Design chip_to_symbol, start of the top module:
module chip_to_symbol 
(
input logic         i_clk,
input logic         i_rst_n,
input logic         i_stream,
input logic         i_stream_valid,
output logic [3:0]  o_symbol,
output logic        o_symbol_valid       
);
Size: about 2,900 cells after synthesis, about 100 flip-flops, about 9 I/O pins, about 24,000 sq um of cells after synthesis.
Settings: LEC_CHECK=0, ABC_AREA=0, CAP_MARGIN=20, CELL_PAD_IN_SITES_DETAIL_PLACEMENT=0, CELL_PAD_IN_SITES_GLOBAL_PLACEMENT=0, CORE_ASPECT_RATIO=1.37, CORE_MARGIN=2, CORE_UTILIZATION=49, CTS_CLUSTER_DIAMETER=245, CTS_CLUSTER_SIZE=94, GPL_TIMING_DRIVEN=1, PLACE_DENSITY=0.5, SLEW_MARGIN=35, TNS_END_PERCENT=20; clock period 4.49 ns.
run.sh (not shown) runs the stock make flow with config.mk's settings and CLKGATE_MAP_FILE=.
The starting point reached the layout checks and failed them: negative setup slack.
Edit:
--- a/flow/config.mk
+++ b/flow/config.mk
@@ -12 +11,0 @@
-export CORE_ASPECT_RATIO = 1.37
@@ -14,3 +13,3 @@
-export CORE_UTILIZATION = 49
-export CTS_CLUSTER_DIAMETER = 245
-export CTS_CLUSTER_SIZE = 94
+export CORE_UTILIZATION = 72
+export CTS_CLUSTER_DIAMETER = 45
+export CTS_CLUSTER_SIZE = 22
@@ -18 +17,3 @@
-export PLACE_DENSITY = 0.5
+export HOLD_SLACK_MARGIN = -0.09
+export PLACE_DENSITY_LB_ADDON = 0.29
+export SETUP_SLACK_MARGIN = 0.56
@@ -20 +21 @@
-export TNS_END_PERCENT = 20
+export TNS_END_PERCENT = 90
Outcome: The changed run finished with negative setup slack left. Final cell count shrinks by about 5.4%. First-iteration DRC count rises to 2.8 times its value. Critical path depth came out lower by 3.
Edit:
==> flow/config.mk (replaced) <==
export PLATFORM = sky130hd
export DESIGN_NAME = chip_to_symbol
export DESIGN_NICKNAME = chip_to_symbol
export VERILOG_FILES = /design/flow/design.v
export SDC_FILE = /design/flow/constraint.sdc
export NUM_CORES = 4
export LEC_CHECK = 0
export CAP_MARGIN = 20
export CORE_MARGIN = 2
export CORE_UTILIZATION = 72
export SETUP_SLACK_MARGIN = -0.57
export SLEW_MARGIN = 20
==> flow/constraint.sdc (replaced) <==
create_clock -name core_clock -period 9.16 [get_ports {i_clk}]
set_input_delay 1.8320 -clock core_clock [delete_from_list [all_inputs] [get_ports {i_clk}]]
set_output_delay 1.8320 -clock core_clock [all_outputs]
set_load 0.01 [all_outputs]
The changed run ran to the end with no violations.
Core utilization drops by 12 points.
Routed wire length fell by roughly a tenth.
Via count goes down by roughly a tenth.
Design area came out lower by roughly a tenth.
Clock skew is about the same.


Starting RTL as in the previous note.
==> flow/config.mk <==
export PLATFORM = sky130hd
export DESIGN_NAME = chip_to_symbol
export DESIGN_NICKNAME = chip_to_symbol
export VERILOG_FILES = /design/flow/design.v
export SDC_FILE = /design/flow/constraint.sdc
export NUM_CORES = 4
export LEC_CHECK = 0
export CAP_MARGIN = 5
export CORE_MARGIN = 2
export CORE_UTILIZATION = 72
export CTS_CLUSTER_SIZE = 17
export SETUP_SLACK_MARGIN = 0.93
export SLEW_MARGIN = 15
==> flow/constraint.sdc <==
create_clock -name core_clock -period 3.12 [get_ports {i_clk}]
set_input_delay 0.6240 -clock core_clock [delete_from_list [all_inputs] [get_ports {i_clk}]]
set_output_delay 0.6240 -clock core_clock [all_outputs]
set_load 0.01 [all_outputs]
The starting point died in 4_1_cts (DPL-0038).
==> next run, changes <==
--- a/flow/config.mk
+++ b/flow/config.mk
@@ -8 +8 @@
-export CAP_MARGIN = 5
+export CAP_MARGIN = 20
@@ -10,4 +10,3 @@
-export CORE_UTILIZATION = 72
-export CTS_CLUSTER_SIZE = 17
-export SETUP_SLACK_MARGIN = 0.93
-export SLEW_MARGIN = 15
+export CORE_UTILIZATION = 66
+export SETUP_SLACK_MARGIN = 1.05
+export SLEW_MARGIN = 20
==> flow/constraint.sdc (replaced) <==
create_clock -name core_clock -period 4.06 [get_ports {i_clk}]
set_input_delay 0.8120 -clock core_clock [delete_from_list [all_inputs] [get_ports {i_clk}]]
set_output_delay 0.8120 -clock core_clock [all_outputs]
set_load 0.01 [all_outputs]
With this change the flow produced a layout that fails on setup timing; synthesized cell count does not change; synthesized area does not change; die area is higher by 8.9%.
==> next run, changes <==
--- a/flow/config.mk
+++ b/flow/config.mk
@@ -7,0 +8 @@
+export ABC_AREA = 1
@@ -11 +12 @@
-export SETUP_SLACK_MARGIN = 1.05
+export SETUP_SLACK_MARGIN = 1.52
@@ -12,0 +14 @@
+export TNS_END_PERCENT = 5
==> flow/constraint.sdc (replaced) <==
create_clock -name core_clock -period 5.1 [get_ports {i_clk}]
set_input_delay 1.0200 -clock core_clock [delete_from_list [all_inputs] [get_ports {i_clk}]]
set_output_delay 1.0200 -clock core_clock [all_outputs]
set_load 0.01 [all_outputs]
=>
- This time the run went through all stages and came out clean
- critical path depth does not change
- first-iteration DRC count increases by 7.7%
- die area is lower by 5.0%
- count of clock-buffer cells in the layout is lower by 2
- worst setup slack gets better by 1.0 ns
- wire length is higher by 0.78%
- area after synthesis went down by 5.1%
- global-route usage is higher by 0.92 points
==> next run, changes <==
--- a/flow/config.mk
+++ b/flow/config.mk
@@ -8 +7,0 @@
-export ABC_AREA = 1
@@ -11,2 +10 @@
-export CORE_UTILIZATION = 66
-export SETUP_SLACK_MARGIN = 1.52
+export CORE_UTILIZATION = 40
@@ -14 +11,0 @@
-export TNS_END_PERCENT = 5
==> flow/constraint.sdc (replaced) <==
create_clock -name core_clock -period 10.0 [get_ports {i_clk}]
set_input_delay 2.0000 -clock core_clock [delete_from_list [all_inputs] [get_ports {i_clk}]]
set_output_delay 2.0000 -clock core_clock [all_outputs]
set_load 0.01 [all_outputs]
Die size increases by 72%.
Synthesized cell count fell by 7.8%.
Worst hold slack improves by 0.075 ns.
